before:
==> flow/design.v <==
module binary2deg(
	input i_clk,
	input i_rst,
	input i_start,
	input[63:0] i_decimal,
	input[3:0] i_frccnt,
	output[13:0] o_deg,
	output o_finished
	);
enum {IDLE,D2B1,D2B2,SHIFT,B2D,END} state_w,state_r;
logic[13:0] deg_w,deg_r;
logic[21:0] devider_w,devider_r;
logic[34:0] tmp_w,tmp_r;
logic[63:0] decimal_w,decimal_r;
logic[21:0] binary_w,binary_r;
logic[3:0] cnt_w,cnt_r;
logic[3:0] frccnt_w,frccnt_r;
logic finished;
assign o_finished = finished;
assign o_deg = deg_r;
always@(*) begin
	deg_w = deg_r;
	devider_w = devider_r;
	tmp_w = tmp_r;
	decimal_w = decimal_r;
	binary_w = binary_r;
	cnt_w = cnt_r;
	frccnt_w = frccnt_r;
	state_w = state_r;
	finished = 0;
	case(state_r)
		IDLE: begin
			if(i_start) begin
				state_w = D2B1;
				decimal_w = i_decimal;
				frccnt_w = i_frccnt;
				tmp_w = 0;
			end
			else begin
				state_w = state_r;
				decimal_w = 0;
			end
			binary_w = 0;
			devider_w = 22'b101101000000000000000;
			finished = 0;
		end
		D2B1: begin
			if(decimal_r[3:0] < 10) begin
				tmp_w = (tmp_r >> 4)+(tmp_r >> 5)+(tmp_r >> 8)+(tmp_r >> 9)+(tmp_r >> 12)+(tmp_r >> 13)+{18'd0,decimal_r[3:0],13'd0};
				state_w = state_r;
			end
			else begin
				tmp_w = tmp_r;
				state_w = D2B2;
			end
			decimal_w = decimal_r >> 4;
		end
		D2B2: begin
			if(cnt_r == (frccnt_r - 1)) begin
				state_w = SHIFT;
				cnt_w = 0;
			end
			else begin
				state_w = state_r;
				cnt_w = cnt_r + 1;
			end
			tmp_w = (tmp_r >> 4)+(tmp_r >> 5)+(tmp_r >> 8)+(tmp_r >> 9)+(tmp_r >> 12)+(tmp_r >> 13)+{18'd0,decimal_r[3:0],13'd0};
			decimal_w = decimal_r >> 4;
		end
		SHIFT: begin
			tmp_w = (tmp_r << 3) + (tmp_r << 1);
			if(cnt_r == (frccnt_r - 2)) begin
				state_w = B2D;
				binary_w = tmp_w[21:0];
				cnt_w = 0;
			end
			else begin
				state_w = state_r;
				cnt_w = cnt_r + 1;
			end
		end
		B2D: begin
			if(cnt_r == 13) begin
				state_w = END;
				cnt_w = 0;
			end
			else begin
				state_w = state_r;
				cnt_w = cnt_r + 1;
			end
			if(binary_r < devider_r) begin
				deg_w = {deg_r[12:0],1'b0};
				binary_w = binary_r;
			end
			else begin
				deg_w = {deg_r[12:0],1'b1};
				binary_w = binary_r - devider_r;
			end
			devider_w = devider_r >> 1;
			finished = 0;
		end
		END: begin
			finished = 1;
			state_w = IDLE;
		end
	endcase
end
always@(posedge i_clk or negedge i_rst) begin
	if(!i_rst) begin
		devider_r <= 22'b0101101000000000000000;
		binary_r <= 0;
		deg_r <= 0;
		cnt_r <= 0;
		state_r <= IDLE;
		decimal_r <= 64'd0;
		tmp_r <= 35'd0;
		frccnt_r <= 0;
	end
	else begin
		devider_r <= devider_w;
		binary_r <= binary_w;
		deg_r <= deg_w;
		cnt_r <= cnt_w;
		state_r <= state_w;
		decimal_r <= decimal_w;
		tmp_r <= tmp_w;
		frccnt_r <= frccnt_w;
	end
end
endmodule
module synchro(
	input i_clk,
	input i_rst,
	input i_write,
	input[7:0] i_char,
	output o_full,
	output o_check,
	output[14 - 1:0] o_deg
	);
integer i;
enum {IDLE,IDT,DATA,DEG,CHECK} state_w,state_r;
logic[7:0] cnt_w,cnt_r;
logic[7:0] char_w[7:0],char_r[7:0];
logic[2:0] r_w,r_r,w_w,w_r;
logic[7:0] char;
logic[7:0] check_w,check_r;
logic[7:0] checksum_w,checksum_r,tmp;
logic check;
logic[23:0] SI_w,SI_r;
logic[3:0] pos;
enum {INT,FRC} dstate_w,dstate_r;
logic[63:0] decimal_w,decimal_r;
logic[13:0] deg,deg_w,deg_r;
logic[3:0] frccnt_w,frccnt_r;
logic finished;
binary2deg xbinary2deg(.i_clk(i_clk),.i_rst(i_rst),.i_start(check && (pos == 1)),.i_decimal(decimal_r),.i_frccnt(frccnt_r),.o_deg(deg),.o_finished(finished));
assign o_full = ((w_r + 1) == r_r)? 1 : 0;
assign o_check = check;
assign o_deg = deg_r;
always@(*) begin
	for(i = 0; i < 8; i = i + 1) begin
		char_w[i] = char_r[i];
	end
	if(i_write) begin
		w_w = w_r + 1;
		char_w[w_r] = i_char;
	end
	else begin
		w_w = w_r;
	end
	if(w_r != r_r) begin
		char = char_r[r_r];
		r_w = r_r + 1;
	end
	else begin
		char = 0;
		r_w = r_r;
	end
end
always@(*) begin
	pos = 0;
	case(SI_r)
		{"H","D","G"} : begin
			pos = 1;
		end
		{"H","D","T"} : begin
			pos = 1;
		end
	endcase
end
always@(*) begin
	if(finished)
		deg_w = deg;
	else
		deg_w = deg_r;
end
always@(*) begin
	check = 0;
	checksum_w = checksum_r;
	SI_w = SI_r;
	decimal_w = decimal_r;
	tmp = 0;
	frccnt_w = frccnt_r;
	state_w = state_r;
	dstate_w = dstate_r;
	cnt_w = cnt_r;
	check_w = check_r;
	if(w_r != r_r) begin
		case(state_r)
			IDLE: begin
				check_w = 0;
				decimal_w = 0;
				frccnt_w = 0;
				dstate_w = INT;
				if(char == "$") begin
					state_w = IDT;
				end
				else begin
					state_w = state_r;
				end
				cnt_w = 0;
			end
			IDT: begin
				if(cnt_r == 4) begin
					state_w = DATA;
					cnt_w = 0;
					SI_w = (SI_r << 8) + {16'd0,char};
				end
				else if(cnt_r > 1) begin
					state_w = state_r;
					cnt_w = cnt_r + 1;
					SI_w = (SI_r << 8) + {16'd0,char};
				end
				else begin
					state_w = state_r;
					SI_w = SI_r;
					cnt_w = cnt_r + 1;
				end
				check_w = check_r ^ char;
			end
			DATA: begin
				if(char == "*") begin
					state_w = CHECK;
					cnt_w = 0;
					check_w = check_r;
				end
				else if(char == ",") begin
					cnt_w = cnt_r + 1;
					check_w = check_r ^ char;
					if(cnt_r == (pos - 1)) begin
						state_w = DEG;
					end
					else begin
						state_w = state_r;
					end
				end
				else begin
					state_w = state_r;
					cnt_w = cnt_r;
					check_w = check_r ^ char;
				end
			end
			DEG: begin
				tmp = char - "0";
				if(char == ".") begin
					dstate_w = FRC;
					state_w = state_r;
					cnt_w = cnt_r;
					frccnt_w = frccnt_r;
					decimal_w = (decimal_r << 4) + {60'd0,tmp[3:0]};
				end
				else if(char == ",") begin
					dstate_w = INT;
					state_w = DATA;
					cnt_w = cnt_r;
					frccnt_w = frccnt_r;
					decimal_w = decimal_r;
				end
				else begin
					state_w = state_r;
					dstate_w = dstate_r;
					cnt_w = cnt_r;
					decimal_w = (decimal_r << 4) + {60'd0,tmp[3:0]};
					if(dstate_r == FRC) begin
						frccnt_w = frccnt_r;
					end
					else begin
						frccnt_w = frccnt_r + 1;
					end
				end
				check_w = check_r ^ char;
			end
			CHECK: begin
				if(char == 8'hd) begin
					state_w = IDLE;
					cnt_w = 0;
					if(check_r == checksum_r) begin
						check = 1;
					end
					else begin
						check = 0;
					end
				end
				else begin
					if((char > "/") && (char < ":")) begin
						tmp = char - "0";
						checksum_w = cnt_r == 0 ? {tmp[3:0],4'd0} : {checksum_r[7:4],tmp[3:0]};
					end
					else if((char > "@") && (char < "G")) begin
						tmp = char - "A" + 8'd10;
						checksum_w = cnt_r == 0 ? {tmp[3:0],4'd0} : {checksum_r[7:4],tmp[3:0]};
					end
					else begin
						checksum_w = checksum_r;
					end
					cnt_w = cnt_r + 1;
				end
			end
		endcase
	end
	else begin
		state_w = state_r;
		cnt_w = cnt_r;
		checksum_w = checksum_r;
		check_w = check_r;
	end
end
always@(posedge i_clk or negedge i_rst) begin
	if(!i_rst) begin
		state_r <= IDLE;
		dstate_r <= INT;
		cnt_r <= 0;
		deg_r <= 0;
		checksum_r <= 0;
		check_r <= 0;
		SI_r <= 0;
		r_r <= 0;
		w_r <= 0;
		decimal_r <= 0;
		frccnt_r <= 0;
		for(i = 0; i < 8; i = i + 1) begin
			char_r[i] <= 0;
		end
	end
	else begin
		state_r <= state_w;
		dstate_r <= dstate_w;
		cnt_r <= cnt_w;
		deg_r <= deg_w;
		checksum_r <= checksum_w;
		check_r <= check_w;
		SI_r <= SI_w;
		r_r <= r_w;
		w_r <= w_w;
		decimal_r <= decimal_w;
		frccnt_r <= frccnt_w;
		for(i = 0; i < 8; i = i + 1) begin
			char_r[i] <= char_w[i];
		end
	end
end
endmodule
clock: 10.0 ns
lec_check: 0
cap_margin: 20
core_margin: 2
core_utilization: 40
slew_margin: 20
run.sh (not shown) runs the stock make flow with config.mk's settings and CLKGATE_MAP_FILE=.
--- input diff before..after ---
- CORE_UTILIZATION: 40 -> 67
- the clock period (ns, I/O delays scaled along): 10.0 -> 4.73
==> results <==
Every stage of after finished as expected; the final checks, on the other hand, flagged setup timing, which means the layout fails. When the final numbers for before and after were put side by side, the met1 routing resource usage after global routing turned out to be smaller in before. Per the comparison of after with before, final wirelength climbed 6.4 mm; setup slack at placement fell by 4.48 ns. The share of the core filled by cells before placement reported for after is greater than that of before by 28 points. after — final worst-path setup slack 4.19 ns lower, before as reference. Sort before and after by worst clock skew desc -> top: after. Looking at before and after, the clock-pin slew on the worst setup and hold paths is a wash.
